File: config.mk
export PLATFORM = sky130hd
export DESIGN_NAME = a_filter_approx
export DESIGN_NICKNAME = a_filter_approx
export VERILOG_FILES = /design/flow/design.v
export SDC_FILE = /design/flow/constraint.sdc
export NUM_CORES = 4
export LEC_CHECK = 0
export ABC_AREA = 1
export CAP_MARGIN = 0
export CORE_MARGIN = 2
export CORE_UTILIZATION = 72
export SLEW_MARGIN = 20
File: constraint.sdc
create_clock -name core_clock -period 5.55 [get_ports {clk}]
set_input_delay 1.1100 -clock core_clock [delete_from_list [all_inputs] [get_ports {clk}]]
set_output_delay 1.1100 -clock core_clock [all_outputs]
set_load 0.01 [all_outputs]
File: design.v
module rad4_exact(
    input [31:0] x,
    input [10:0] y,
    output [31:0] p
    );
    wire [2:0] sign_factor;
    wire [32:0] PP_2;
    wire [32:0] PP_1;
    wire [32:0] PP_0;
    wire [2:0] tmp1;
    wire [2:0] tmp0;
    assign tmp1 = {y[10],y[10:9]}; 
    assign tmp0 = {y[1:0],1'b0};
    rad4_BE2 PP2_gen(
        .x1(tmp1),
        .y(x),
        .sign_factor(sign_factor[2]),
        .PP(PP_2)
        );
    rad4_BE2 PP1_gen(
        .x1(y[3:1]),
        .y(x),
        .sign_factor(sign_factor[1]),
        .PP(PP_1)
        );
    rad4_BE2 PP0_gen(
        .x1(tmp0),
        .y(x),
        .sign_factor(sign_factor[0]),
        .PP(PP_0)
        );
    PP_add2 Final(
        .sign_factor(sign_factor),
        .PP_2(PP_2),
        .PP_1(PP_1),
        .PP_0(PP_0),
        .p(p)
        );
endmodule
module rad4_BE2(
    input [2:0] x1,
    input [31:0] y,
    output sign_factor,
    output [32:0] PP
    );
    wire one, two, sign;
    code2 encode2_block(
        .one(one),
        .two(two),
        .sign(sign),
        .y2(x1[2]),
        .y1(x1[1]),
        .y0(x1[0])
        );
    wire [32:0] tmp1_pp; 
    assign tmp1_pp = {y[31],y};  
    wire [33:0] out1;
    assign out1[0] = sign;
    genvar i;
    generate
        for ( i = 0; i < 33; i = i+1 )
            begin : pp_rad4_first 
            product2 pp_pr(tmp1_pp[i],out1[i],one,two,sign,PP[i],out1[i+1]);
            end
    endgenerate
    assign sign_factor = sign;
endmodule
module code2(one,two,sign,y2,y1,y0);  
	input y2,y1,y0;                     
	output one,two,sign;                
	wire [1:0]k;                        
	xor x1(one,y0,y1);                  
	xor x2(k[1],y2,y1);                 
	not n1(k[0],one);                   
	and a1(two,k[0],k[1]);              
	assign sign=y2;                     
endmodule   
module product2(x1,x0,one,two,sign,p,i);
	input x1,x0,sign,one,two;
	output p,i;
	wire [1:0] k;
	xor xo1(i,x1,sign);
	and a1(k[1],i,one);
	and a0(k[0],x0,two);
	or o1(p,k[1],k[0]);
endmodule
module sgn_gen2(one,two,sign,sign_factor);
    input sign,one,two;
    output sign_factor;
    wire k;
    or o1(k,one,two);
    and a1(sign_factor,sign,k);
endmodule
module PP_add2(
    input [2:0] sign_factor,
    input [32:0] PP_2,
    input [32:0] PP_1,
    input [32:0] PP_0,
    output [31:0] p
    );
    wire [2:0] E_MSB;
    assign E_MSB[0] = ~ PP_0[32];
    assign E_MSB[1] = ~ PP_1[32];
    assign E_MSB[2] = ~ PP_2[32];
    wire [36:0] sum00_FA;
    wire [36:0] carry00_FA;
    wire [36:0] tmp001_FA;
    wire [36:0] tmp002_FA;
    wire [36:0] tmp003_FA;
    assign tmp001_FA = {E_MSB[0],{3{PP_0[32]}},PP_0};
    assign tmp002_FA = {E_MSB[1],PP_1[32],PP_1,sign_factor[2],sign_factor[0]};
    assign tmp003_FA = {PP_2[26:0],{7{sign_factor[2]}},sign_factor[2],{2{sign_factor[2]}}};
    genvar i001;
    generate
        for (i001 = 0; i001 < 37; i001 = i001 + 1)
            begin : pp_FAd200
            FAd2 pp_FAd2(tmp001_FA[i001],tmp002_FA[i001], tmp003_FA[i001], carry00_FA[i001],sum00_FA[i001]);
            end
    endgenerate
    wire [4:0] sum00_HA;
    wire [4:0] carry00_HA;
    wire [4:0] tmp001_HA;
    wire [4:0] tmp002_HA;
    assign tmp001_HA = {5{1'b1}};
    assign tmp002_HA = {PP_2[31:27]};
    genvar i002;
    generate
        for (i002 = 0; i002 < 5; i002 = i002 + 1)
            begin : pp_HAd200
            HAd2 pp_HAd2(tmp001_HA[i002],tmp002_HA[i002],carry00_HA[i002],sum00_HA[i002]);
            end
    endgenerate
    wire [41:0] tmp_sum;
    wire [41:0] tmp_add1;
    wire [41:0] tmp_add2;
    assign tmp_add1 = {sum00_HA[5:0],sum00_FA};
    assign tmp_add2 = {carry00_HA[4:0],carry00_FA,sign_factor[2]}; 
    assign tmp_sum = tmp_add1 + tmp_add2;
    assign p = tmp_sum[41:10];
endmodule
module FAd2(a,b,c,cy,sm);
	input a,b,c;
	output cy,sm;
	wire x,y,z;
	xor x1(x,a,b);
	xor x2(sm,x,c);
	and a1(y,a,b);
	and a2(z,x,c);
	or o1(cy,y,z);
endmodule 
module HAd2(a,b,cy,sm);
	input a,b;
	output cy,sm;
	xor x1(sm,a,b);
	and a1(cy,a,b);
endmodule 
module rad4_odd(
    input [31:0] x,
    input [10:0] y,
    output [31:0] p
    );
    wire [2:0] sign_factor;
    wire [32:0] PP_2;
    wire [32:0] PP_1;
    wire [32:0] PP_0;
    wire [2:0] tmp;
    assign tmp = {y[6:5],1'b0};
    rad4_BE PP2_gen(
        .x1(y[10:8]),
        .y(x),
        .sign_factor(sign_factor[2]),
        .PP(PP_2)
        );
    rad4_BE PP1_gen(
        .x1(y[4:2]),
        .y(x),
        .sign_factor(sign_factor[1]),
        .PP(PP_1)
        );
    rad4_BE PP0_gen(
        .x1(y[2:0]),
        .y(x),
        .sign_factor(sign_factor[0]),
        .PP(PP_0)
        );
    PP_add Final(
        .sign_factor(sign_factor),
        .PP_2(PP_2),
        .PP_1(PP_1),
        .PP_0(PP_0),
        .p(p)
        );
endmodule
module rad4_BE(
    input [2:0] x1,
    input [31:0] y,
    output sign_factor,
    output [32:0] PP
    );
    wire one, two, sign;
    code encode_block(
        .one(one),
        .two(two),
        .sign(sign),
        .y2(x1[2]),
        .y1(x1[1]),
        .y0(x1[0])
        );
    wire [32:0] tmp1_pp; 
    assign tmp1_pp = {y[31],y};  
    wire [33:0] out1;
    assign out1[0] = sign;
    genvar i;
    generate
        for ( i = 0; i < 33; i = i+1 )
            begin : pp_rad4_first 
            product pp_pr(tmp1_pp[i],out1[i],one,two,sign,PP[i],out1[i+1]);
            end
    endgenerate
    sgn_gen sign_gen(one,two,sign,sign_factor);
endmodule
module code(one,two,sign,y2,y1,y0);  
	input y2,y1,y0;                     
	output one,two,sign;                
	wire [1:0]k;                        
	xor x1(one,y0,y1);                  
	xor x2(k[1],y2,y1);                 
	not n1(k[0],one);                   
	and a1(two,k[0],k[1]);              
	assign sign=y2;                     
endmodule   
module product(x1,x0,one,two,sign,p,i);
	input x1,x0,sign,one,two;
	output p,i;
	wire [1:0] k;
	xor xo1(i,x1,sign);
	and a1(k[1],i,one);
	and a0(k[0],x0,two);
	or o1(p,k[1],k[0]);
endmodule
module sgn_gen(one,two,sign,sign_factor);
    input sign,one,two;
    output sign_factor;
    wire k;
    or o1(k,one,two);
    and a1(sign_factor,sign,k);
endmodule
module PP_add(
    input [2:0] sign_factor,
    input [32:0] PP_2,
    input [32:0] PP_1,
    input [32:0] PP_0,
    output [31:0] p
    );
    wire [2:0] E_MSB;
    assign E_MSB[0] = ~ PP_0[32];
    assign E_MSB[1] = ~ PP_1[32];
    assign E_MSB[2] = ~ PP_2[32];
    wire [36:0] sum00_FA;
    wire [36:0] carry00_FA;
    wire [36:0] tmp001_FA;
    wire [36:0] tmp002_FA;
    wire [36:0] tmp003_FA;
    assign tmp001_FA = {E_MSB[0],{3{PP_0[32]}},PP_0};
    assign tmp002_FA = {E_MSB[1],PP_1[32],PP_1,sign_factor[2],sign_factor[0]};
    assign tmp003_FA = {PP_2[28:0],{5{sign_factor[2]}},sign_factor[2],{2{sign_factor[2]}}};
    genvar i001;
    generate
        for (i001 = 0; i001 < 37; i001 = i001 + 1)
            begin : pp_fad00
            FAd pp_fad(tmp001_FA[i001],tmp002_FA[i001], tmp003_FA[i001], carry00_FA[i001],sum00_FA[i001]);
            end
    endgenerate
    wire [4:0] sum00_HA;
    wire [4:0] carry00_HA;
    wire [4:0] tmp001_HA;
    wire [4:0] tmp002_HA;
    assign tmp001_HA = {5{1'b1}};
    assign tmp002_HA = {PP_2[32],PP_2[32:29]};
    genvar i002;
    generate
        for (i002 = 0; i002 < 5; i002 = i002 + 1)
            begin : pp_had00
            HAd pp_had(tmp001_HA[i002],tmp002_HA[i002],carry00_HA[i002],sum00_HA[i002]);
            end
    endgenerate
    wire [41:0] tmp_sum;
    wire [41:0] tmp_add1;
    wire [41:0] tmp_add2;
    assign tmp_add1 = {sum00_HA[4:0],sum00_FA,1'b0};  
    assign tmp_add2 = {carry00_HA[3:0],carry00_FA,1'b0,1'b0};  
    assign tmp_sum = tmp_add1 + tmp_add2;
    assign p = tmp_sum[41:10];
endmodule
module FAd(a,b,c,cy,sm);
	input a,b,c;
	output cy,sm;
	wire x,y,z;
	xor x1(x,a,b);
	xor x2(sm,x,c);
	and a1(y,a,b);
	and a2(z,x,c);
	or o1(cy,y,z);
endmodule 
module HAd(a,b,cy,sm);
	input a,b;
	output cy,sm;
	xor x1(sm,a,b);
	and a1(cy,a,b);
endmodule 
module rad4_odd_trunc(
    input [31:0] x,
    input [10:0] y,
    output [31:0] p
    );
    wire [2:0] sign_factor;
    wire [32:0] PP_2;
    wire [32:0] PP_1;
    wire [32:0] PP_0;
    wire [2:0] tmp;
    assign tmp = {y[6:5],1'b0};
    rad4_BE5 PP2_gen(
        .x1(y[10:8]),
        .y(x),
        .sign_factor(sign_factor[2]),
        .PP(PP_2)
        );
    rad4_BE5 PP1_gen(
        .x1(y[8:6]),
        .y(x),
        .sign_factor(sign_factor[1]),
        .PP(PP_1)
        );
    rad4_BE5 PP0_gen(
        .x1(tmp),
        .y(x),
        .sign_factor(sign_factor[0]),
        .PP(PP_0)
        );
    PP_add5 Final(
        .sign_factor(sign_factor),
        .PP_2(PP_2),
        .PP_1(PP_1),
        .PP_0(PP_0),
        .p(p)
        );
endmodule
module rad4_BE5(
    input [2:0] x1,
    input [31:0] y,
    output sign_factor,
    output [32:0] PP
    );
    wire one, two, sign;
    code5 encode5_block(
        .one(one),
        .two(two),
        .sign(sign),
        .y2(x1[2]),
        .y1(x1[1]),
        .y0(x1[0])
        );
    wire [32:0] tmp1_pp; 
    assign tmp1_pp = {y[31],y};  
    wire [33:0] out1;
    assign out1[0] = sign;
    genvar i;
    generate
        for ( i = 0; i < 33; i = i+1 )
            begin : pp_rad4_first 
            product5 pp_pr(tmp1_pp[i],out1[i],one,two,sign,PP[i],out1[i+1]);
            end
    endgenerate
    sgn_gen5 sign_gen(one,two,sign,sign_factor);
endmodule
module code5(one,two,sign,y2,y1,y0);  
	input y2,y1,y0;                     
	output one,two,sign;                
	wire [1:0]k;                        
	xor x1(one,y0,y1);                  
	xor x2(k[1],y2,y1);                 
	not n1(k[0],one);                   
	and a1(two,k[0],k[1]);              
	assign sign=y2;                     
endmodule   
module product5(x1,x0,one,two,sign,p,i);
	input x1,x0,sign,one,two;
	output p,i;
	wire [1:0] k;
	xor xo1(i,x1,sign);
	and a1(k[1],i,one);
	and a0(k[0],x0,two);
	or o1(p,k[1],k[0]);
endmodule
module sgn_gen5(one,two,sign,sign_factor);
    input sign,one,two;
    output sign_factor;
    wire k;
    or o1(k,one,two);
    and a1(sign_factor,sign,k);
endmodule
module PP_add5(
    input [2:0] sign_factor,
    input [32:0] PP_2,
    input [32:0] PP_1,
    input [32:0] PP_0,
    output [31:0] p
    );
    wire [34:0] sum00_FA;
    wire [34:0] carry00_FA;
    wire [34:0] tmp001_FA;
    wire [34:0] tmp002_FA;
    wire [34:0] tmp003_FA;
    assign tmp001_FA = {{5{PP_0[32]}},PP_0[32:4],PP_0[2]};
    assign tmp002_FA = {{3{PP_1[32]}},PP_1[32:2],PP_1[0]};
    assign tmp003_FA = {PP_2[32],PP_2,sign_factor[1]};
    genvar i001;
    generate
        for (i001 = 0; i001 < 35; i001 = i001 + 1)
            begin : pp_FAd500
            FAd5 pp_FAd5(tmp001_FA[i001],tmp002_FA[i001], tmp003_FA[i001], carry00_FA[i001],sum00_FA[i001]);
            end
    endgenerate
    wire sum00_HA;
    wire carry00_HA;
    HAd5 pp_HAd500(PP_0[3],PP_1[1],carry00_HA,sum00_HA);
    wire sum10_FA;
    wire carry10_FA;
    FAd5 pp_FAd510(sum00_FA[1],carry00_HA,sign_factor[2],carry10_FA,sum10_FA);
    wire [32:0] sum10_HA;
    wire [32:0] carry10_HA;
    wire [32:0] tmp011_HA;
    wire [32:0] tmp012_HA;
    assign tmp011_HA = {sum00_FA[34:2]};
    assign tmp012_HA = {carry00_FA[33:1]};
    genvar i002;
    generate
        for (i002 = 0; i002 < 33; i002 = i002 + 1)
            begin : pp_HAd510
            HAd5 pp_FAd5(tmp011_HA[i002],tmp012_HA[i002], carry10_HA[i002],sum10_HA[i002]);
            end
    endgenerate
    wire [42:0] tmp_sum;
    wire [42:0] tmp_add1;
    wire [42:0] tmp_add2;
    assign tmp_add1 = {sum10_HA,sum10_FA,sum00_HA,sum00_FA[0],PP_0[1:0],5'b0};
    assign tmp_add2 = {carry10_HA[31:0],carry10_FA,1'b0,carry00_FA[0],2'b0,sign_factor[0],5'b0}; 
    assign tmp_sum = tmp_add1 + tmp_add2;
    assign p = {tmp_sum[41:10]};
endmodule
module FAd5(a,b,c,cy,sm);
	input a,b,c;
	output cy,sm;
	wire x,y,z;
	xor x1(x,a,b);
	xor x2(sm,x,c);
	and a1(y,a,b);
	and a2(z,x,c);
	or o1(cy,y,z);
endmodule 
module HAd5(a,b,cy,sm);
	input a,b;
	output cy,sm;
	xor x1(sm,a,b);
	and a1(cy,a,b);
endmodule 
module rad4_odd_trunc1(
    input [31:0] x,
    input [10:0] y,
    output [31:0] p
    );
    wire [2:0] sign_factor;
    wire [32:0] PP_2;
    wire [32:0] PP_1;
    wire [32:0] PP_0;
    wire [2:0] tmp;
    assign tmp = {y[6:5],1'b0};
    rad4_BE4 PP2_gen(
        .x1(y[10:8]),
        .y(x),
        .sign_factor(sign_factor[2]),
        .PP(PP_2)
        );
    rad4_BE4 PP1_gen(
        .x1(y[8:6]),
        .y(x),
        .sign_factor(sign_factor[1]),
        .PP(PP_1)
        );
    rad4_BE4 PP0_gen(
        .x1(tmp),
        .y(x),
        .sign_factor(sign_factor[0]),
        .PP(PP_0)
        );
    PP_add4 Final(
        .sign_factor(sign_factor),
        .PP_2(PP_2),
        .PP_1(PP_1),
        .PP_0(PP_0),
        .p(p)
        );
endmodule
module rad4_BE4(
    input [2:0] x1,
    input [31:0] y,
    output sign_factor,
    output [32:0] PP
    );
    wire one, two, sign;
    code4 encode4_block(
        .one(one),
        .two(two),
        .sign(sign),
        .y2(x1[2]),
        .y1(x1[1]),
        .y0(x1[0])
        );
    wire [32:0] tmp1_pp; 
    assign tmp1_pp = {y[31],y};  
    wire [33:0] out1;
    assign out1[0] = sign;
    genvar i;
    generate
        for ( i = 0; i < 33; i = i+1 )
            begin : pp_rad4_first 
            product4 pp_pr(tmp1_pp[i],out1[i],one,two,sign,PP[i],out1[i+1]);
            end
    endgenerate
    sgn_gen4 sign_gen(one,two,sign,sign_factor);
endmodule
module code4(one,two,sign,y2,y1,y0);  
	input y2,y1,y0;                     
	output one,two,sign;                
	wire [1:0]k;                        
	xor x1(one,y0,y1);                  
	xor x2(k[1],y2,y1);                 
	not n1(k[0],one);                   
	and a1(two,k[0],k[1]);              
	assign sign=y2;                     
endmodule   
module product4(x1,x0,one,two,sign,p,i);
	input x1,x0,sign,one,two;
	output p,i;
	wire [1:0] k;
	xor xo1(i,x1,sign);
	and a1(k[1],i,one);
	and a0(k[0],x0,two);
	or o1(p,k[1],k[0]);
endmodule
module sgn_gen4(one,two,sign,sign_factor);
    input sign,one,two;
    output sign_factor;
    wire k;
    or o1(k,one,two);
    and a1(sign_factor,sign,k);
endmodule
module PP_add4(
    input [2:0] sign_factor,
    input [32:0] PP_2,
    input [32:0] PP_1,
    input [32:0] PP_0,
    output [31:0] p
    );
    wire [34:0] sum00_FA;
    wire [34:0] carry00_FA;
    wire [34:0] tmp001_FA;
    wire [34:0] tmp002_FA;
    wire [34:0] tmp003_FA;
    assign tmp001_FA = {{5{PP_0[32]}},PP_0[32:4],PP_0[2]};
    assign tmp002_FA = {{3{PP_1[32]}},PP_1[32:2],PP_1[0]};
    assign tmp003_FA = {PP_2[32],PP_2,sign_factor[1]};
    genvar i001;
    generate
        for (i001 = 0; i001 < 35; i001 = i001 + 1)
            begin : pp_FAd400
            FAd4 pp_FAd4(tmp001_FA[i001],tmp002_FA[i001], tmp003_FA[i001], carry00_FA[i001],sum00_FA[i001]);
            end
    endgenerate
    wire sum00_HA;
    wire carry00_HA;
    HAd4 pp_HAd400(PP_0[3],PP_1[1],carry00_HA,sum00_HA);
    wire sum10_FA;
    wire carry10_FA;
    FAd4 pp_FAd410(sum00_FA[1],carry00_HA,sign_factor[2],carry10_FA,sum10_FA);
    wire [32:0] sum10_HA;
    wire [32:0] carry10_HA;
    wire [32:0] tmp011_HA;
    wire [32:0] tmp012_HA;
    assign tmp011_HA = {sum00_FA[34:2]};
    assign tmp012_HA = {carry00_FA[33:1]};
    genvar i002;
    generate
        for (i002 = 0; i002 < 33; i002 = i002 + 1)
            begin : pp_HAd410
            HAd4 pp_FAd4(tmp011_HA[i002],tmp012_HA[i002], carry10_HA[i002],sum10_HA[i002]);
            end
    endgenerate
    wire [42:0] tmp_sum;
    wire [42:0] tmp_add1;
    wire [42:0] tmp_add2;
    assign tmp_add1 = {sum10_HA,sum10_FA,sum00_HA,sum00_FA[0],PP_0[1:0],5'b0};
    assign tmp_add2 = {carry10_HA[31:0],carry10_FA,1'b0,carry00_FA[0],2'b0,sign_factor[0],5'b0}; 
    assign tmp_sum = tmp_add1 + tmp_add2;
    assign p = {tmp_sum[41:10]};
endmodule
module FAd4(a,b,c,cy,sm);
	input a,b,c;
	output cy,sm;
	wire x,y,z;
	xor x1(x,a,b);
	xor x2(sm,x,c);
	and a1(y,a,b);
	and a2(z,x,c);
	or o1(cy,y,z);
endmodule 
module HAd4(a,b,cy,sm);
	input a,b;
	output cy,sm;
	xor x1(sm,a,b);
	and a1(cy,a,b);
endmodule 
module fos_exact_v1(
    input [31:0] x_in,
    input [10:0] a1,
    input clk,
    input reset,
    output [31:0] y_out);
    wire signed [31:0] Data_feedforward;
    wire signed [31:0] Data_feedback;
    wire signed [31:0] sum0;
    reg signed  [31:0] Samples_in1; 
    reg signed  [31:0] Samples_in2; 
    reg signed  [31:0] Samples_out; 
    assign Data_feedforward = {Samples_in2}; 
    assign y_out = Samples_in1 - Data_feedforward - Data_feedback; 
    rad4_odd_trunc mult(Samples_out,a1,Data_feedback);
   always @ (posedge clk) 
   if(reset == 1) begin
         Samples_in1 <= 0; 
         Samples_in2 <= 0; 
         Samples_out <= 0; 
      end 
   else begin 
      Samples_in1 <= x_in; 
      Samples_in2 <= Samples_in1; 
      Samples_out <= y_out; 
   end 
endmodule
module fos_exact_v2(
    input [31:0] x_in,
    input [10:0] a1,
    input clk,
    input reset,
    output [31:0] y_out);
    wire signed [31:0] Data_feedforward;
    wire signed [31:0] Data_feedback;
    wire signed [31:0] sum0;
    reg signed  [31:0] Samples_in1; 
    reg signed  [31:0] Samples_in2; 
    reg signed  [31:0] Samples_out; 
    assign Data_feedforward = {Samples_in2}; 
    assign y_out = Samples_in1 - Data_feedforward - Data_feedback; 
    rad4_exact mult(Samples_out,a1,Data_feedback);
   always @ (posedge clk) 
   if(reset == 1) begin
         Samples_in1 <= 0; 
         Samples_in2 <= 0; 
         Samples_out <= 0; 
      end 
   else begin 
      Samples_in1 <= x_in; 
      Samples_in2 <= Samples_in1; 
      Samples_out <= y_out; 
   end 
endmodule
module fos_exact_v3(
    input [31:0] x_in,
    input [10:0] a1,
    input [10:0] b1,
    input clk,
    input reset,
    output [31:0] y_out);
    wire signed [31:0] Data_feedforward;
    wire signed [31:0] Data_feedback;
    wire signed [31:0] sum0;
    reg signed  [31:0] Samples_in1; 
    reg signed  [31:0] Samples_in2; 
    reg signed  [31:0] Samples_out; 
    assign y_out = Samples_in1 + Data_feedforward - Data_feedback; 
    rad4_odd_trunc1 mult(Samples_out,a1,Data_feedback);
    rad4_odd_trunc1 mult1(Samples_in2,b1,Data_feedforward);                     
   always @ (posedge clk) 
   if(reset == 1) begin
         Samples_in1 <= 0; 
         Samples_in2 <= 0; 
         Samples_out <= 0; 
      end 
   else begin 
      Samples_in1 <= x_in; 
      Samples_in2 <= Samples_in1; 
      Samples_out <= y_out; 
   end 
endmodule
module fos_exact_v4(
    input [31:0] x_in,
    input [10:0] a1,
    input clk,
    input reset,
    output [31:0] y_out);
    wire signed [31:0] Data_feedforward;
    wire signed [31:0] Data_feedback;
    wire signed [31:0] sum0;
    reg signed  [31:0] Samples_in1; 
    reg signed  [31:0] Samples_in2; 
    reg signed  [31:0] Samples_out; 
    assign y_out = Samples_in1 - Data_feedback; 
    rad4_odd mult(Samples_out,a1,Data_feedback);
   always @ (posedge clk) 
   if(reset == 1) begin
         Samples_in1 <= 0; 
         Samples_in2 <= 0; 
         Samples_out <= 0; 
      end 
   else begin 
      Samples_in1 <= x_in; 
      Samples_in2 <= Samples_in1; 
      Samples_out <= y_out; 
   end 
endmodule
`timescale 1ns / 10ps
module a_filter_approx(
    input [31:0] x_in,
    input clk,
    input [5:0] reset,
    output [31:0] y_out);
    wire [10:0] a1_1;
    wire [10:0] a1_2;
    wire [10:0] a1_3;
    wire [10:0] a1_4;
    wire [10:0] b1;
    assign a1_1 = -11'sd192;
    assign a1_2 = -11'sd1021;
    assign a1_3 = -11'sd928;
    assign a1_4 = -11'sd1010;
    assign b1 = 11'sd307;
    wire [31:0] y_1;
    wire [31:0] y_2;
    wire [31:0] y_3;
    wire [31:0] y_4;
    wire [31:0] y_5;
    fos_exact_v4 first_stage(x_in,a1_4,clk,reset[0],y_1);
    fos_exact_v3 second_stage(y_1,a1_3,b1,clk,reset[1],y_2);
    fos_exact_v2 third_stage(y_2,a1_2,clk,reset[2],y_3);
    fos_exact_v2 fourth_stage(y_3,a1_2,clk,reset[3],y_4);
    fos_exact_v1 fifth_stage(y_4,a1_1,clk,reset[4],y_5);
    fos_exact_v1 sixth_stage(y_5,a1_1,clk,reset[5],y_out);
endmodule
File: run.sh
#!/bin/bash
# the make line also repeats each setting of config.mk as NAME=value (left out here)
make -C /OpenROAD-flow-scripts/flow DESIGN_CONFIG=/design/flow/config.mk WORK_HOME=/design/flow/orfs CLKGATE_MAP_FILE= finish
==> COMMIT_EDITMSG, run 1 <==
Store results of the implementation flow

- Final GP Congestion: 1.087
* Number of buffers inserted by port buffering: 70
- Die Span X: 269.1 um
- Vertical die dimension: 269.1 um
- Among the non-sequential cells, adder cells take the most area.
- CTS root buf: sky130_fd_sc_hd__clkbuf_16
* Error that halted the flow: [ERROR GRT-0116] Global routing finished with congestion. Check the congestion regions in the DRC Viewer.
- Main area contributors: sky130_fd_sc_hd__dfxtp_1 22%, sky130_fd_sc_hd__ha_1 16%, sky130_fd_sc_hd__fa_1 11%, sky130_fd_sc_hd__inv_1 11%, sky130_fd_sc_hd__nor2_1 7.8%
* Cell total after placement: 8227
- Counting distinct cell types in the post-synthesis netlist gives 60.
* Net count entering floorplan: 7970
- Number of synthesized flops with an enable pin: 0
- Basic Gates by Area: 20.39%
- Of the post-synthesis cell area, the part taken by muxes is 0%.
- Per the post-synthesis report, the number of cells in the design is 6994.
* Total congestion overflow after global routing: 5
- Post-Synth XOR/XNOR Area: 6.614%
* DP HPWL: 128900 um
- After synthesis, the design contains 6994 cells according to Yosys.
- The synthesized netlist occupies a cell area of 50590 sq um.
* Worst slack, placed: -742.1 ps
- In this run the mean area of a mapped cell was 7.233 sq um.
- For this configuration, the core starts out at a cell density of 72.49%.
- Among all cell types in the netlist, the one instantiated most often is sky130_fd_sc_hd__inv_1.
* Adder-cell area share of the yosys netlist: 27.43%
- Chip Area: 72400 sq um
- Most numerous cell types in the synthesized netlist: 1507 x sky130_fd_sc_hd__inv_1, 1046 x sky130_fd_sc_hd__nor2_1, 990 x sky130_fd_sc_hd__nand2_1
* Hold-fix buffer count after cts: 0
- The floorplan has 97 rows.
- Flops & latches, synth: 544
- The stage where the run came to a stop is global routing.
- Per Yosys stat, the portion of area used by sequential elements is 21.53%.
* Result of the run: did not finish
- In this run the deepest clock path goes through 3 buffers.
* Dominant Register Cell: sky130_fd_sc_hd__dfxtp_1
* I/O pin count: 71
- During synthesis, Yosys emitted a total of 5 warnings.
- Placed Area: 54320 sq um
* All-layer global routing usage: 64.39%
* Area figure in the yosys stat output: 50590 sq um
- Complex-gate fraction of the synthesized area: 12.26%
- Number of levels the H-tree was split into: 2
- Clock tree synthesis inserted a total of 58 buffers.
- Core outline area: 69790 sq um
- After synthesis, the share of flip-flops with an asynchronous set or reset is 0%.
* Cell type with the largest total area: sky130_fd_sc_hd__dfxtp_1
* Top cell type's share of synthesized area: 21.53%
* Number of sinks handled by clock tree synthesis: 544
==> what timing repair did <==
item,CTS
endpoints found under the setup margin,40
gates resized,517
buffers inserted,80
pin swaps,174
==> layer usage <==
layer	overflow	track usage, %
met3	2	47.99
met1	0	69.00
met2	0	79.86
met5	0	31.62
met4	3	53.48
==> stage by stage <==
| step | hold WS, ps | util [%] |
|---|---|---|
| after detailed placement | 438.2 | 77.84 |
| after CTS | 448.9 | 84.50 |
| after floorplan | 413.6 | - |
| after global placement | 422.3 | 77.84 |
==> run 2: changes to the inputs <==
- ABC_AREA: 1 -> default
- CAP_MARGIN: 0 -> 20
- CELL_PAD_IN_SITES_GLOBAL_PLACEMENT: default -> 3
- CORE_UTILIZATION: 72 -> 63
- CTS_CLUSTER_DIAMETER: default -> 338
- MIN_ROUTING_LAYER: default -> met2
- SETUP_SLACK_MARGIN: default -> 0.95
- SLEW_MARGIN: 20 -> 10
- clock period: 5.55 -> 5.8 ns (I/O delays scaled with it)
==> COMMIT_EDITMSG, run 2 <==
Store results of the implementation flow

- Cell type with the largest total area: sky130_fd_sc_hd__dfxtp_1
- Yosys reported a register bit count of 544.
* Post-Synth XOR/XNOR Area: 7.391%
- Fp_density: 63.69%
- Complex-gate fraction of the synthesized area: 14.44%
- Top cell type's share of synthesized area: 24.89%
* Post-Syn Instances: 5048
- Chip Area: 71580 sq um
- Post-synthesis, Yosys gives the total cell area as 43760 sq um.
- The Yosys step of the flow raised 5 warnings.
- In this run, distinct cell masters in the synthesized netlist total 77.
* Die Span X: 267.5 um
- Adder-cell area share of the yosys netlist: 31.72%
- Net count entering floorplan: 6024
* Count leader, synth: sky130_fd_sc_hd__inv_1
* Post-synthesis area per instance: 8.668 sq um
- The first error in the log reads "[ERROR GPL-0301] Utilization 132.270 % exceeds 100%".
* Cell Area, Synth: 43760 sq um
- Sequential elements use 24.89% of the synthesized area.
* Post-synthesis mux area share: 0.1201%
- Last step reached: global placement without I/O
- Sorting the synthesized cells by how often they occur yields 944 x sky130_fd_sc_hd__inv_1, 650 x sky130_fd_sc_hd__ha_1, 620 x sky130_fd_sc_hd__nor2_1.
- Measured along the y axis, the die boundary spans 267.5 um.
* Result of the run: did not finish
* Number of synthesized flops with an enable pin: 0
- The floorplan has 96 rows.
- The core region is 68710 sq um.
* Dominant Register Cell: sky130_fd_sc_hd__dfxtp_1
- For reference, the top cells by area after synthesis are sky130_fd_sc_hd__dfxtp_1 25%, sky130_fd_sc_hd__ha_1 19%, sky130_fd_sc_hd__fa_1 13%, sky130_fd_sc_hd__inv_1 8.1%, sky130_fd_sc_hd__nor2_1 5.3%.
* Synth async-reset ratio: 0%
- Yosys stat counts 5048 cells in the synthesized netlist.
* Basic Gates by Area: 12.74%
* Main logic family: adder cells
==> run 3: changes to the inputs <==
- ABC_AREA: default -> 1
- CELL_PAD_IN_SITES_GLOBAL_PLACEMENT: 3 -> default
- CORE_UTILIZATION: 63 -> 70
- CTS_CLUSTER_DIAMETER: 338 -> default
- CTS_CLUSTER_SIZE: default -> 85
- MIN_ROUTING_LAYER: met2 -> default
- PLACE_DENSITY_LB_ADDON: default -> 0.04
- SETUP_SLACK_MARGIN: 0.95 -> 1.53
- SLEW_MARGIN: 10 -> 20
- clock period: 5.8 -> 5.35 ns (I/O delays scaled with it)
==> COMMIT_EDITMSG, run 3 <==
Store results of the implementation flow

- Dominant Register Cell: sky130_fd_sc_hd__dfxtp_1
- Measured along the x axis, the die boundary spans 272.8 um.
- Port buffering added 70 buffers.
- Flops & latches, synth: 544
- The floorplan step defined a die boundary enclosing 74440 sq um.
- Number of distinct standard cells referenced by the synthesized netlist: 60
- Adder-cell area share of the yosys netlist: 27.43%
- For this run, the register share of the synthesized area comes to 21.53%.
* Post-synthesis area per instance: 7.233 sq um
* CTS root buf: sky130_fd_sc_hd__clkbuf_16
- Per the Yosys statistics, synthesis produced 6994 cells.
- Row generation in the floorplan step produced 98 rows.
* Core outline area: 71490 sq um
- Sorting the synthesized cells by how often they occur yields 1507 x sky130_fd_sc_hd__inv_1, 1046 x sky130_fd_sc_hd__nor2_1, 990 x sky130_fd_sc_hd__nand2_1.
- Number of buffers between clock root and the deepest sink: 3
* Number of levels the H-tree was split into: 2
* Cell type with the largest total area: sky130_fd_sc_hd__dfxtp_1
- Result of the run: did not finish
- I/O pin count: 71
- Yosys warnings: 5
- Post-Syn Instances: 6994
* Net count entering floorplan: 7970
* Error that halted the flow: [ERROR GRT-0116] Global routing finished with congestion. Check the congestion regions in the DRC Viewer.
- Among all cell types in the netlist, the one instantiated most often is sky130_fd_sc_hd__inv_1.
- Per the placement report, the placed cell count is 8165.
- DP HPWL: 142600 um
* Number of synthesized flops with an enable pin: 0
- Once placement finished, the instance area stood at 59840 sq um.
* Last step reached: global routing
* Top cell type's share of synthesized area: 21.53%
- Complex-gate fraction of the synthesized area: 12.26%
* Post-synthesis mux area share: 0%
* Fp_density: 70.77%
- Total global-route track usage over all layers is 74.09%.
- After its last routability iteration, the placer logged a weighted congestion of 1.043.
- The vertical die dimension reported for this design is 272.8 um.
- Sorting the synthesized cells by area gives the leading types as sky130_fd_sc_hd__dfxtp_1 22%, sky130_fd_sc_hd__ha_1 16%, sky130_fd_sc_hd__fa_1 11%, sky130_fd_sc_hd__inv_1 11%, sky130_fd_sc_hd__nor2_1 7.8%.
- Synth async-reset ratio: 0%
* Main logic family: adder cells
- For reference, XOR and XNOR gates occupy 6.614% of the area reported after synthesis.
- Summing every instance area after synthesis gives 50590 sq um.
- Area figure in the yosys stat output: 50590 sq um
- For reference, simple AND, OR, NAND and NOR cells occupy 20.39% of the area reported after synthesis.
* Total clock buffers created by CTS: 58
- Number of sinks handled by clock tree synthesis: 544
- Global routing finished with a remaining overflow of 8.
* Hold-fix buffer count after cts: 0
==> run 3: layer usage <==
| layer | GRT usage [%] | GRT overflow |
|---|---|---|
| met3 | 61.14 | 4 |
| met4 | 70.08 | 4 |
| met2 | 90.22 | 0 |
| met1 | 73.42 | 0 |
| met5 | 39.02 | 0 |
==> run 3: repair_timing <==
action / CTS
pin swaps: 268
setup endpoints to repair: 350
buffers inserted: 114
resized: 640
==> run 3: per-stage QoR <==
step                      setup WS [ps]  util (%)  setup TNS [ps]
after floorplan                   485.9         -               0
after global placement           -515.5     83.71           -7118
after detailed placement         -656.0     83.71          -10640
after CTS                        -774.2     90.82          -14890
==> run 4: changes to the inputs <==
- ABC_AREA: 1 -> default
- CELL_PAD_IN_SITES_GLOBAL_PLACEMENT: default -> 3
- CORE_UTILIZATION: 70 -> 49
- CTS_CLUSTER_DIAMETER: default -> 316
- CTS_CLUSTER_SIZE: 85 -> 98
- GPL_TIMING_DRIVEN: default -> 0
- PLACE_DENSITY: default -> 0.84
- PLACE_DENSITY_LB_ADDON: 0.04 -> default
- SETUP_SLACK_MARGIN: 1.53 -> -0.27
- TNS_END_PERCENT: default -> 5
- clock period: 5.35 -> 10.0 ns (I/O delays scaled with it)
==> COMMIT_EDITMSG, run 4 <==
Store results of the implementation flow

* Number of distinct standard cells referenced by the synthesized netlist: 77
- The first error in the log reads "[ERROR GPL-0301] Utilization 100.710 % exceeds 100%".
- Flops & latches, synth: 544
- Per the synth stats, the flop cell with the highest instance count is sky130_fd_sc_hd__dfxtp_1.
* Last step reached: global placement without I/O
- Main logic family: adder cells
* Vertical die dimension: 302.8 um
- Yosys warnings: 5
- Most numerous cell types in the synthesized netlist: 944 x sky130_fd_sc_hd__inv_1, 650 x sky130_fd_sc_hd__ha_1, 620 x sky130_fd_sc_hd__nor2_1
* Post-synthesis area per instance: 8.668 sq um
- Complex-gate fraction of the synthesized area: 14.44%
* Area figure in the yosys stat output: 43760 sq um
- Post-Syn Instances: 5048
- Result of the run: did not finish
- Of the synthesized area, sequential elements account for 24.89%.
- Count leader, synth: sky130_fd_sc_hd__inv_1
- Post-synthesis mux area share: 0.1201%
* Adder-cell area share of the yosys netlist: 31.72%
- Post-Synth XOR/XNOR Area: 7.391%
- Top cell type's share of synthesized area: 24.89%
- In this run the cell area of the synthesized design comes to 43760 sq um.
- Total cells reported by yosys after synthesis: 5048
* Core outline area: 88370 sq um
- Net count entering floorplan: 6024
* Fp_density: 49.51%
- In this run the horizontal extent of the chip is 302.8 um.
- The floorplan step defined a die boundary enclosing 91710 sq um.
- The synthesized netlist devotes 12.74% of its cell area to simple gates.
- The main area contributors are sky130_fd_sc_hd__dfxtp_1 25%, sky130_fd_sc_hd__ha_1 19%, sky130_fd_sc_hd__fa_1 13%, sky130_fd_sc_hd__inv_1 8.1%, sky130_fd_sc_hd__nor2_1 5.3%.
- The synthesized design contains 0 enable-type register cells.
* Synth async-reset ratio: 0%
- The biggest area contributor in the post-synthesis netlist is sky130_fd_sc_hd__dfxtp_1.
- For reference, the placement row count at floorplan is 109.
==> run 5: changes to the inputs <==
- ABC_AREA: default -> 1
- CELL_PAD_IN_SITES_GLOBAL_PLACEMENT: 3 -> default
- CORE_UTILIZATION: 49 -> 71
- CTS_CLUSTER_DIAMETER: 316 -> default
- CTS_CLUSTER_SIZE: 98 -> default
- GPL_TIMING_DRIVEN: 0 -> default
- PLACE_DENSITY: 0.84 -> default
- SETUP_SLACK_MARGIN: -0.27 -> default
- TNS_END_PERCENT: 5 -> default
- clock period: 10.0 -> 6.76 ns (I/O delays scaled with it)
==> COMMIT_EDITMSG, run 5 <==
Add synthesis and place-and-route results

- Worst hold path startpoint: third_stage.Samples_in1[4]
* Setup-failing EPs final: 13
* Detailed Route Iter0 Violations: 5684
- In the final routed layout, each cell accounts on average for 20.33 um.
- Along the worst path, the maximum fanout reaches 5.
* Number of synthesized flops with an enable pin: 0
- Reg2Reg Depth: 24
* Cell type with the largest total area: sky130_fd_sc_hd__dfxtp_1
- Required time at the endpoint of the critical path: 5410 ps
- Clock latency at the later pin of the worst-skew pair: 660 ps
* Critical path data arrival time: 5810 ps
* Terminus of the critical flop-to-flop path: fourth_stage.Samples_in1[31]
* Post-synthesis area per instance: 7.233 sq um
* All-layer global routing usage: 42.30%
- The run finished, with violations left.
* Post-Syn Instances: 6994
- Failing layout checks were recorded as setup timing.
- In this run, CTS created clock tree buffers numbering 58.
- Cycle use final: 106.0%
* Final instance area: 56070 sq um
- Looking at the max-slew report, the worst-margin pin has a slew of 1087 ps.
- Kind of end point of the critical path: output pin
* Number of distinct standard cells referenced by the synthesized netlist: 60
- Post-synthesis mux area share: 0%
- In this run the count of I/O pins placed on the die edge is 71.
- Complex-gate fraction of the synthesized area: 12.26%
- The number of global-route vias before repair was 46630.
* Fp_density: 71.99%
* Vertical die dimension: 270.9 um
- First element of the critical path: sixth_stage.Samples_out[6]
* Cell with the largest stage delay on the worst path: sky130_fd_sc_hd__fa_1
* TritonCTS clock tree: yes
- Total congestion overflow after global routing: 0
- Logic depth of the worst path, buffers included: 22
- Basic Gates by Area: 20.39%
* Adder-cell area share of the yosys netlist: 27.43%
- Post-layout min period: 7167 ps
* Total Routed Length: 164400 um
* Number of buffers between clock root and the deepest sink: 3
* Core outline area: 70270 sq um
- In this run the worst setup path terminates at y_out[17].
- The post-placement cell area is 52230 sq um.
- The finished layout reports a core utilization of 79.79%.
- Antenna violations before repair: 2
* Total area of sequential cells: 10890 sq um
- Top cell type's share of synthesized area: 21.53%
* Total cells reported by yosys after synthesis: 6994
- For reference, the placement row count at floorplan is 97.
- In this run the cell area of the synthesized design comes to 50590 sq um.
* Yosys warnings: 5
- Final setup skew: 17.56 ps
- For this run, the post-layout net count is 8071.
- STA classifies the critical path startpoint as a flip-flop.
- Number of hold-slack violations in the final timing report: 0
- Count leader, synth: sky130_fd_sc_hd__inv_1
- Via Count: 48380
- After Yosys synthesis, XOR and XNOR cells account for 6.614% of the synthesized area.
- Between the synthesized netlist and the finished layout, the area growth was recorded as 10.83%.
* Main logic family: adder cells
- For this run, the top clock speed supported by timing is 139.5 MHz.
* Number of sinks handled by clock tree synthesis: 544
- Worst hold path stage count: 2
- Die Span X: 270.9 um
- The logs give a warning total of 47.
- Largest net degree at the start of global routing: 97
- Chip Area: 73400 sq um
- Crit path kind: flip-flop to output pin
* DP HPWL: 125100 um
- Endpoint of the worst hold path: third_stage.Samples_in2[4]
- After clock tree synthesis, the clock-pin slew on the worst setup and hold paths is 60 ps.
* Worst slack on hold paths: 445.5 ps
- Per the post-route antenna check, the number of violating nets is 0.
- Main area contributors: sky130_fd_sc_hd__dfxtp_1 22%, sky130_fd_sc_hd__ha_1 16%, sky130_fd_sc_hd__fa_1 11%, sky130_fd_sc_hd__inv_1 11%, sky130_fd_sc_hd__nor2_1 7.8%
* Largest stage delay, worst path: 600 ps
- R2R setup slack: 560 ps
- Sequential elements use 21.53% of the synthesized area.
* Critical register-to-register path startpoint: third_stage.Samples_out[3]
- The tool flagged a number of max-cap violations equal to 0.
* Number of iterations in the first detailed-routing pass: 20
- Synthesis produced a netlist with a net count of 7970.
- Per the post-run analysis, buffers plus inverters along the critical path come to 5.
* Worst path cell trace: inv_2 > ha_4 > ha_4 > ha_4 > nand2_1 > nand2_1 > a21oi_2 > nand3_4 > a31oi_2 > xnor2_1 > fa_1 > inv_1 > ha_1 > nand2_2 > nor2_1 > inv_1 > nor3_2 > a21o_1 > a21boi_1 > xor2_1 > inv_1 > clkdlybuf4s50_1
* Synth async-reset ratio: 0%
* Number of levels the H-tree was split into: 2
- Worst path top cell family by delay: adder cells
- Area figure in the yosys stat output: 50590 sq um
* Flops & latches, synth: 544
- Per the placement log, port buffering inserted 70 buffers.
- Unrepaired setup endpoints after global routing: true
- Max_slew headroom: 27.56%
- CTS root buf: sky130_fd_sc_hd__clkbuf_16
* Wire length of the first global-routing pass: 246400 um
- The path class of the tightest hold or removal check is flip-flop to flip-flop.
- Multi-input combinational cell area: 35360 sq um
- Number of fillers in the final layout: 4790
- Routability-driven placement finished with a final weighted congestion of 1.072.
- The script parses the final routing iteration and logs DRC violations as 0.
- Most numerous cell types in the synthesized netlist: 1507 x sky130_fd_sc_hd__inv_1, 1046 x sky130_fd_sc_hd__nor2_1, 990 x sky130_fd_sc_hd__nand2_1
- Post-layout worst setup margin: -406.6 ps
- Max Slew Vio Count: 0
- The synthesis report names the predominant flop master as sky130_fd_sc_hd__dfxtp_1.
- For this run, the detailed router reports a per-instance via density of 5.985.
## run 5: layout make-up
class	count	share of cell area [%]
multi-input cells	4872	63.07
diodes	1	0.004463
clock inverters	34	0.7520
repair buffers	103	1.642
well taps	940	2.098
clock buffers	74	2.856
flip-flops and latches	544	19.43
inverters	1516	10.15
## run 5: through the flow
stage	setup slack [ps]	cells	TNS [ps]
floorplan	1241	6994	0
global placement	115.1	7948	0
detailed placement	68.00	7948	0
CTS	-78.18	8069	-78.18
global route	-418.4	8083	-3304
finish	-406.6	8084	-1710
## run 5: layer usage
layer	wire length, um	track usage, %	part of all wire [%]
met3	17230	8.414	10
met1	62270	52.60	38
met4	13450	26.90	8.2
met2	71390	67.25	43
met5	15	0	0.0091
## run 5: timing repair
item / CTS / global route
endpoints found under the hold margin: 0 / 0
hold buffers: 0 / 0
gates cloned: 0 / 0
pin swaps: 26 / 48
endpoints found under the setup margin: 22 / 25
resized: 137 / 176
setup buffers: 13 / 14
==> run 6: changes to the inputs <==
- CAP_MARGIN: 20 -> 30
- CORE_ASPECT_RATIO: default -> 0.52
- CORE_MARGIN: 2 -> 8
- CORE_UTILIZATION: 71 -> 43
- CTS_CLUSTER_DIAMETER: default -> 308
- CTS_CLUSTER_SIZE: default -> 91
- GPL_ROUTABILITY_DRIVEN: default -> 1
- MAX_ROUTING_LAYER: default -> met5
- MIN_ROUTING_LAYER: default -> met2
- PLACE_DENSITY_LB_ADDON: default -> 0.06
- SETUP_SLACK_MARGIN: default -> 0.36
- SLEW_MARGIN: 20 -> 35
- TNS_END_PERCENT: default -> 25
- clock period: 6.76 -> 8.47 ns (I/O delays scaled with it)
==> COMMIT_EDITMSG, run 6 <==
Store results of the implementation flow

- Number of distinct standard cells referenced by the synthesized netlist: 60
- Chip Area: 129500 sq um
- Cell Area, Synth: 50590 sq um
- Per the CTS log, the maximum H-tree level is 1.
* Synth async-reset ratio: 0%
- CTS root buf: sky130_fd_sc_hd__clkbuf_16
- Total clock buffers created by CTS: 9
* Count leader, synth: sky130_fd_sc_hd__inv_1
- Row generation in the floorplan step produced 90 rows.
* Complex-gate fraction of the synthesized area: 12.26%
- Top cell type's share of synthesized area: 21.53%
- Total congestion overflow after global routing: 16
- Hold-fix buffer count after cts: 0
- The vertical die dimension reported for this design is 263.3 um.
- The stat command in Yosys gives a chip area of 50590 sq um.
* All-layer global routing usage: 49.66%
* Cell type with the largest total area: sky130_fd_sc_hd__dfxtp_1
- The synthesis run identifies the leading combinational cell family as adder cells.
- Number of synthesized flops with an enable pin: 0
- Total cells reported by yosys after synthesis: 6994
- Worst slack, placed: 964.5 ps
- Basic Gates by Area: 20.39%
- From left edge to right edge, the die measures 491.7 um.
- The flow did not finish.
- Number of buffers between clock root and the deepest sink: 3
- Per the placement report, the placed cell count is 8573.
- Post-synthesis mux area share: 0%
- Post-synthesis area per instance: 7.233 sq um
- Per the detailed placement report, the placed cell area equals 53080 sq um.
- The synthesis report lists the Yosys warning total as 5.
* Core outline area: 116300 sq um
* Final GP Congestion: 1.119
- Progress stopped at global routing.
- Post-Syn Instances: 6994
* Error that halted the flow: [ERROR GRT-0116] Global routing finished with congestion. Check the congestion regions in the DRC Viewer.
* Number of sinks handled by clock tree synthesis: 544
- Fp_density: 43.49%
* Net count entering floorplan: 7970
* I/O pin count: 71
* Main area contributors: sky130_fd_sc_hd__dfxtp_1 22%, sky130_fd_sc_hd__ha_1 16%, sky130_fd_sc_hd__fa_1 11%, sky130_fd_sc_hd__inv_1 11%, sky130_fd_sc_hd__nor2_1 7.8%
- Dominant Register Cell: sky130_fd_sc_hd__dfxtp_1
- Per the synthesis report, the adder-cell share of the synthesized area is 27.43%.
- Summing the areas of all xor and xnor instances in the mapped netlist gives 6.614% of the synthesized area.
* Sequential share of the synthesized area: 21.53%
- DP HPWL: 160500 um
- Number of buffers inserted by port buffering: 70
- Most numerous cell types in the synthesized netlist: 1507 x sky130_fd_sc_hd__inv_1, 1046 x sky130_fd_sc_hd__nor2_1, 990 x sky130_fd_sc_hd__nand2_1
- Flops & latches, synth: 544
-- run 6: timing repair --
| action | in CTS |
|---|---|
| setup buffers | 0 |
| resized | 3 |
| endpoints found under the setup margin | 5 |
| pin swaps | 0 |
-- run 6: metal layers --
layer / global-route usage (%) / overflow
met5: 57.87 / 1
met1: - / -
met2: 43.50 / 0
met3: 81.01 / 15
met4: 10.59 / 0
==> run 7: changes to the inputs <==
- ABC_AREA: 1 -> default
- CAP_MARGIN: 30 -> 20
- CORE_ASPECT_RATIO: 0.52 -> default
- CORE_MARGIN: 8 -> 2
- CORE_UTILIZATION: 43 -> 72
- CTS_CLUSTER_DIAMETER: 308 -> 99
- CTS_CLUSTER_SIZE: 91 -> default
- GPL_ROUTABILITY_DRIVEN: 1 -> default
- MAX_ROUTING_LAYER: met5 -> default
- MIN_ROUTING_LAYER: met2 -> default
- PLACE_DENSITY: default -> 0.67
- PLACE_DENSITY_LB_ADDON: 0.06 -> default
- SETUP_SLACK_MARGIN: 0.36 -> -0.47
- SLEW_MARGIN: 35 -> 20
- TNS_END_PERCENT: 25 -> default
- clock period: 8.47 -> 6.28 ns (I/O delays scaled with it)
==> COMMIT_EDITMSG, run 7 <==
Add synthesis and place-and-route results

- Number of buffers between clock root and the deepest sink: 3
* Main logic family: adder cells
- On the critical path, the stage with the largest delay is an instance of sky130_fd_sc_hd__o22ai_2.
- Per the finish-stage timing summary, setup violations number 63.
- Fin util: 86.60%
* Unrepaired setup endpoints after global routing: true
- Worst-path clk slew: 70 ps
- Top cell type's share of synthesized area: 24.89%
- Of the available clock period, the critical path in the final layout requires 125.6%.
- For reference, compound AND-OR and OR-AND cells occupy 14.44% of the area reported after synthesis.
- For the pin with the worst max-slew slack, the measured transition is 1083 ps.
- After detailed routing, the number of vias per cell comes to 5.734.
- TritonCTS clock tree: yes
- For this run the top cell type by instance count after synthesis was sky130_fd_sc_hd__inv_1.
- Most numerous cell types in the synthesized netlist: 944 x sky130_fd_sc_hd__inv_1, 650 x sky130_fd_sc_hd__ha_1, 620 x sky130_fd_sc_hd__nor2_1
* Net count entering floorplan: 6024
- Residual DRC count: 0
- Area figure in the yosys stat output: 43760 sq um
- Yosys warnings: 5
- Average wire length per cell after detail routing: 17.73 um
- Total Routed Length: 113300 um
- Sequential share of the synthesized area: 24.89%
* Final cell count without fillers: 6388
- Dominant Register Cell: sky130_fd_sc_hd__dfxtp_1
- 0 antenna diodes ended up in the layout.
* Post-Synth XOR/XNOR Area: 7.391%
- Chip Area: 62760 sq um
* Terminus of the critical flop-to-flop path: sixth_stage.Samples_out[21]
- In this run the clock root is driven by a sky130_fd_sc_hd__clkbuf_16.
* Number of sinks handled by clock tree synthesis: 544
- Number of iterations in the first detailed-routing pass: 7
* Synth async-reset ratio: 0%
- The global route stage reports its total congestion overflow as 0.
* Basic Gates by Area: 12.74%
- After floorplanning, the core was divided into 90 placement rows.
- The cell family contributing the most delay on the critical path is AND-OR/OR-AND gates.
- R2R setup slack: -770 ps
* Critical register-to-register path startpoint: sixth_stage.Samples_out[4]
* Cell type with the largest total area: sky130_fd_sc_hd__dfxtp_1
* I/O pin count: 71
- Clock latency at the later pin of the worst-skew pair: 660 ps
* Antenna violation net count after detailed routing: 0
- Total negative slack: -30970 ps
- Worst path cell trace: inv_1 > ha_1 > ha_1 > ha_1 > nand4_1 > o22ai_2 > a21oi_4 > a311oi_2 > buf_4 > a32o_1 > o21ai_2 > a21oi_2 > xnor2_2 > fa_1 > ha_4 > buf_4 > nand3_1 > nor2_4 > a211o_1 > o211ai_1 > buf_4 > o21bai_4 > xor2_1 > buf_2
* Kind of end point of the critical path: output pin
- The number of antenna violations at the first check in global routing was 2.
- In this run the standard cell core region covers 60250 sq um.
- Fp_density: 72.63%
- Die Span X: 250.5 um
- Post-layout min period: 7887 ps
- End of the critical path: y_out[29]
- Crit path launch type: flip-flop
- Wire length of the first global-routing pass: 176100 um
* Max_slew headroom: 26.86%
* Via Count: 36630
- The synth_stat.txt file lists the number of cells as 5048.
* Largest stage delay, worst path: 560 ps
- The worst hold path begins at fifth_stage.Samples_in1[2].
- Between the synthesized netlist and the finished layout, the area growth was recorded as 19.23%.
- Number of synthesized flops with an enable pin: 0
- Warnings raised by the tools during the run amount to 47.
* Post-Syn Instances: 5048
- Vertical die dimension: 250.5 um
* Layout violations: setup timing
* Number of distinct standard cells referenced by the synthesized netlist: 77
* Endpoint of the worst hold path: fifth_stage.Samples_in2[2]
- Main area contributors: sky130_fd_sc_hd__dfxtp_1 25%, sky130_fd_sc_hd__ha_1 19%, sky130_fd_sc_hd__fa_1 13%, sky130_fd_sc_hd__inv_1 8.1%, sky130_fd_sc_hd__nor2_1 5.3%
- Result of the run: finished with violations
* Adder-cell area share of the yosys netlist: 31.72%
- Number of buffers inserted by port buffering: 70
* Largest net degree at the start of global routing: 97
* Class of the tightest hold or removal check: flip-flop to flip-flop
- The violation tally recorded at the end of detailed-routing iteration 0 is 2305.
* Reg2Reg Depth: 42
* Max Slew Vio Count: 0
- All-layer global routing usage: 33.99%
- The worst setup path is of the flip-flop to output pin kind.
- Worst slack, placed: -1081 ps
- Logic depth of the worst path, buffers included: 24
- Counting the fill cells in the layout gives 3370.
- Highest attainable clock frequency: 126.8 MHz
- Cell Area, Synth: 43760 sq um
- Once synthesis finished, the tally of register bits stood at 544.
* Number of violations of the max-capacitance limit: 0
* Post-layout worst setup margin: -1607 ps
* Hold-fix buffer count after cts: 0
- Required time at the endpoint of the critical path: 5020 ps
- For this run the detailed placement stage logged an HPWL of 78270 um.
- The launch point of the critical path was reported as sixth_stage.Samples_out[16].
* Critical path data arrival time: 6630 ps
- For reference, the post-synthesis area per instance comes to 8.668 sq um.
- Cell total after placement: 6228
- The number of global-route vias before repair came to 37140.
* Buffering stage count on the worst path with inverters included: 5
- The final weighted congestion recorded by global placement is 0.9243.
- Number of levels the H-tree was split into: 2
- Endpoints failing hold in the final report were tallied at 0.
- Post-synthesis mux area share: 0.1201%
- Between clock sinks in the finished design, the worst skew comes to 25.45 ps.
* Worst hold path stage count: 2
* Total clock buffers created by CTS: 58
* Top fanout value on the critical path: 6
- Nets: 6534
-- run 7: cell type report --
class | count | area [sq um] | share of cell area [%]
multi-input cells | 3489 | 30500 | 58.46
clock buffers | 70 | 1588 | 3.043
inverters | 944 | 3548 | 6.801
flip-flops and latches | 544 | 10910 | 20.90
repair buffers | 521 | 4065 | 7.792
well taps | 782 | 978.4 | 1.875
clock inverters | 38 | 585.6 | 1.122
-- run 7: what timing repair did --
| action | in CTS | in global routing |
|---|---|---|
| resized | 195 | 181 |
| buffers inserted | 33 | 29 |
| pin swaps | 87 | 123 |
| setup endpoints to repair | 38 | 65 |
-- run 7: metal layers --
metal	global-route usage (%)	wire, um	vias to the layer above
li1	-	-	17530
met1	40.04	44600	17470
met2	63.13	56590	1171
met3	3.762	5821	456
met4	13.19	6239	2
met5	0	8	-
-- run 7: stage by stage --
stage          hold slack, ps  cell area [sq um]
3_5_place_dp            453.9              48140
2_1_floorplan           419.7              43760
5_1_grt                 481.8              52170
4_1_cts                 456.8              51180
6_report                455.9              52170
3_3_place_gp            444.5              48140
==> run 8: changes to the inputs <==
- ABC_AREA: default -> 1
- CORE_UTILIZATION: 72 -> 71
- CTS_CLUSTER_DIAMETER: 99 -> default
- HOLD_SLACK_MARGIN: default -> 0.29
- PLACE_DENSITY: 0.67 -> default
- SETUP_SLACK_MARGIN: -0.47 -> -0.42
- clock period: 6.28 -> 5.58 ns (I/O delays scaled with it)
==> COMMIT_EDITMSG, run 8 <==
Store results of the implementation flow

* Result of the run: did not finish
- The flow stopped in global routing.
* Number of levels the H-tree was split into: 2
- Basic Gates by Area: 20.39%
* Row Count: 97
- Synth async-reset ratio: 0%
* Complex-gate fraction of the synthesized area: 12.26%
- According to the floorplan report, the die height is 270.9 um.
- Cell type with the largest total area: sky130_fd_sc_hd__dfxtp_1
* Die Span X: 270.9 um
- Summed over its instances, the top area cell type makes up 21.53% of the synthesized netlist area.
- For reference, full adder, half adder and majority cells occupy 27.43% of the area reported after synthesis.
- Among all cell types in the netlist, the one instantiated most often is sky130_fd_sc_hd__inv_1.
- Main logic family: adder cells
* Sequential share of the synthesized area: 21.53%
- After synthesis, the share of cell area in mux cells is 0%.
- The net count after synthesis is 7970.
* Number of buffers inserted by port buffering: 70
* Total cells reported by yosys after synthesis: 6994
- In this run the count of I/O pins placed on the die edge is 71.
* Dominant Register Cell: sky130_fd_sc_hd__dfxtp_1
- Yosys reports that the most numerous cell types are 1507 x sky130_fd_sc_hd__inv_1, 1046 x sky130_fd_sc_hd__nor2_1, 990 x sky130_fd_sc_hd__nand2_1.
- Synthesis inferred 544 register bits.
- Cell Area, Synth: 50590 sq um
- Per the gpl log, the routability congestion estimate is 1.071.
- Dividing the synthesized area by the synthesized cell count gives 7.233 sq um.
* Number of sinks handled by clock tree synthesis: 544
- Number of synthesized flops with an enable pin: 0
- Yosys warnings: 5
- Post-Synth XOR/XNOR Area: 6.614%
- CTS root buf: sky130_fd_sc_hd__clkbuf_16
- The synthesis report lists the most area-consuming cells as sky130_fd_sc_hd__dfxtp_1 22%, sky130_fd_sc_hd__ha_1 16%, sky130_fd_sc_hd__fa_1 11%, sky130_fd_sc_hd__inv_1 11%, sky130_fd_sc_hd__nor2_1 7.8%.
- The synthesized instance count is 6994.
* Number of distinct standard cells referenced by the synthesized netlist: 60
- The detailed placer reported the number of placed instances as 8231.
- Placed Area: 54350 sq um
- DP HPWL: 129200 um
- Total clock buffers created by CTS: 58
* Core outline area: 70270 sq um
* Chip Area: 73400 sq um
* Fp_density: 71.99%
- Number of buffers between clock root and the deepest sink: 3
* Area figure in the yosys stat output: 50590 sq um
run 8: per-stage QoR:
stage	hold slack (ps)	setup slack [ps]
3_3_place_gp	421.1	-632.1
4_1_cts	439.1	-688.9
2_1_floorplan	413.6	296.7
3_5_place_dp	428.0	-714.3
run 8: timing repair:
| item | in CTS |
|---|---|
| pin swaps | 155 |
| hold buffers | 0 |
| endpoints found under the setup margin | 27 |
| resized | 399 |
| buffers inserted | 39 |
==> run 9: changes to the inputs <==
- ABC_AREA: 1 -> default
- CORE_UTILIZATION: 71 -> 72
- HOLD_SLACK_MARGIN: 0.29 -> default
- MAX_ROUTING_LAYER: default -> met4
- PLACE_DENSITY: default -> 0.35
- SETUP_SLACK_MARGIN: -0.42 -> 2.11
- clock period: 5.58 -> 7.29 ns (I/O delays scaled with it)
==> COMMIT_EDITMSG, run 9 <==
Add synthesis and place-and-route results

- Number of synthesized flops with an enable pin: 0
* Max_slew headroom: 25.27%
- Main logic family: adder cells
* Core outline area: 60250 sq um
- Looking at the worst setup and hold paths, the clock pins of their registers show a slew of 60 ps.
- Synth async-reset ratio: 0%
- Top cell type's share of synthesized area: 24.89%
- After layout, the setup clock skew is reported as 46.65 ps.
- Largest stage delay, worst path: 550 ps
- The reasons given for failing layout checks are setup timing.
- The first global-routing pass estimated 173200 um of wire.
* Total Routed Length: 117200 um
* R2R setup slack: 660 ps
- The number of antenna violations at the first check in global routing came to 0.
- End of the critical path: y_out[30]
- Cell type with the largest total area: sky130_fd_sc_hd__dfxtp_1
* Clock latency at the later pin of the worst-skew pair: 660 ps
* Sequential share of the synthesized area: 24.89%
* CTS root buf: sky130_fd_sc_hd__clkbuf_16
- The tool flagged a number of max-cap violations equal to 0.
- I/O pin count: 71
* Critical path data arrival time: 6190 ps
* Total inserted antenna cells: 0
* Hold-fix buffer count after cts: 0
- The initialized floorplan defines 90 standard-cell rows.
- By area the synthesized netlist is led by sky130_fd_sc_hd__dfxtp_1 25%, sky130_fd_sc_hd__ha_1 19%, sky130_fd_sc_hd__fa_1 13%, sky130_fd_sc_hd__inv_1 8.1%, sky130_fd_sc_hd__nor2_1 5.3%.
* Worst hold path stage count: 2
- The capture point of the worst register-to-register path is recorded as second_stage.Samples_out[28].
- Measured against the total synthesized area, the mux share comes to 0.1201%.
- Number of distinct standard cells referenced by the synthesized netlist: 77
- Detailed Route Iter0 Violations: 2527
- Number of hold-slack violations in the final timing report: 0
- TritonCTS clock tree: yes
* Required time at the endpoint of the critical path: 5830 ps
- The critical path is of the flip-flop to output pin type.
- Cycle use final: 104.9%
* Count leader, synth: sky130_fd_sc_hd__inv_1
- Number of warning messages in the logs: 48
- In this run the critical register-to-register path is launched from second_stage.Samples_out[5].
- Total cells reported by yosys after synthesis: 5048
* Met1 Track Usage GR: 39.89%
* Met2 Usage GRT: 61.83%
- Post-Synth XOR/XNOR Area: 7.391%
- First element of the critical path: sixth_stage.Samples_out[4]
* Via count of the first global-routing pass: 36210
* Number of levels the H-tree was split into: 2
- Nets: 6318
- Number of buffers between clock root and the deepest sink: 3
* Net count entering floorplan: 6024
- Post-synthesis area per instance: 8.668 sq um
- In this run the full chip footprint comes out at 62760 sq um.
- Result of the run: finished with violations
- The synthesized netlist devotes 31.72% of its cell area to adder and majority cells.
* Buffering stage count on the worst path with inverters included: 5
* Most prevalent standard cell on the critical path: sky130_fd_sc_hd__ha_4
- Once detailed placement completed, the half-perimeter wirelength came to 75070 um.
- The final layout reports a setup TNS of -2041 ps.
* Crit path launch type: flip-flop
- Area figure in the yosys stat output: 43760 sq um
- Setup repair after global routing could not meet its margin everywhere.
- Per the OpenROAD floorplan log, the width of the die is 250.5 um.
- Actual slew at the worst max-slew pin: 1121 ps
- Total global-route track usage over all layers is 34.33%.
- met3 track demand over resource after global routing is 3.637%.
* Yosys warnings: 5
* Dominant Register Cell: sky130_fd_sc_hd__dfxtp_1
- Routed via count divided by cell count: 5.970
- Once routing completed, OpenROAD measured the worst setup slack at -354.8 ps.
* Vertical die dimension: 250.5 um
* Post-Syn Instances: 5048
- Fp_density: 72.63%
* Setup-failing EPs final: 12
* Basic Gates by Area: 12.74%
- Looking at hold timing, the worst path starts from fifth_stage.Samples_in1[22].
- Most numerous cell types in the synthesized netlist: 944 x sky130_fd_sc_hd__inv_1, 650 x sky130_fd_sc_hd__ha_1, 620 x sky130_fd_sc_hd__nor2_1
- Worst path top cell family by delay: AND-OR/OR-AND gates
- Based on the critical path, the design can be clocked at up to 130.8 MHz.
- The final timing report derives a shortest allowable period of 7645 ps.
- Total clock buffers created by CTS: 57
- Cell with the largest stage delay on the worst path: sky130_fd_sc_hd__fa_1
* Kind of end point of the critical path: output pin
* Number of buffers inserted by port buffering: 70
* Average wire length per cell after detail routing: 19.00 um
- Number of sinks handled by clock tree synthesis: 544
* Antenna violation net count after detailed routing: 0
* Logic depth of the worst path, buffers included: 25
- Entering global routing, the biggest net connects 97 pins.
- Number of iterations in the first detailed-routing pass: 7
- Flops & latches, synth: 544
* Class of the tightest hold or removal check: flip-flop to flip-flop
- Final GP Congestion: 0.9716
- Reg2Reg Depth: 29
* Worst slack, placed: -1.717 ps
- Total congestion overflow after global routing: 0
- Via Count: 36830
- In this run the layout overhead on the synthesized area is reported as 21.98%.
- At the end of the flow the core is filled with cells to 88.60%.
- Max Slew Vio Count: 0
- The routed layout reports a DRC error count of 0.
* Endpoint of the worst hold path: fifth_stage.Samples_in2[22]
- The global routing stage identified its most utilized layer as met2.
* Cell Area, Synth: 43760 sq um
- Complex-gate fraction of the synthesized area: 14.44%
* Top fanout value on the critical path: 6
run 9: layout make-up:
cell class / count / area [sq um]
fill: 2877 / 6870
inverter: 944 / 3553
clock inverter: 33 / 340.3
multi-input combinational: 3489 / 33370
tap: 782 / 978.4
sequential: 544 / 11030
clock buffer: 71 / 1579
timing repair buffer: 306 / 2524
run 9: timing repair:
item	CTS	global route
pin swaps	222	269
endpoints found under the setup margin	232	258
gates resized	453	356
setup buffers	131	94
run 9: metal layers:
| layer | vias up | share of wire (%) | wire length (um) |
|---|---|---|---|
| met2 | 1451 | 51 | 59870 |
| met5 | - | 0 | 0 |
| met1 | 17730 | 38 | 44870 |
| met3 | 556 | 5.3 | 6262 |
| met4 | 0 | 5.3 | 6215 |
| li1 | 17090 | - | - |
run 9: per-stage QoR:
stage | std cells | area (sq um) | hold slack, ps
2_1_floorplan | 5048 | 45130 | 419.7
4_1_cts | 6075 | 51030 | 459.1
5_1_grt | 6169 | 53370 | 484.5
3_3_place_gp | 5840 | 46570 | 444.6
3_5_place_dp | 5840 | 46570 | 450.3
6_report | 6169 | 53370 | 453.9
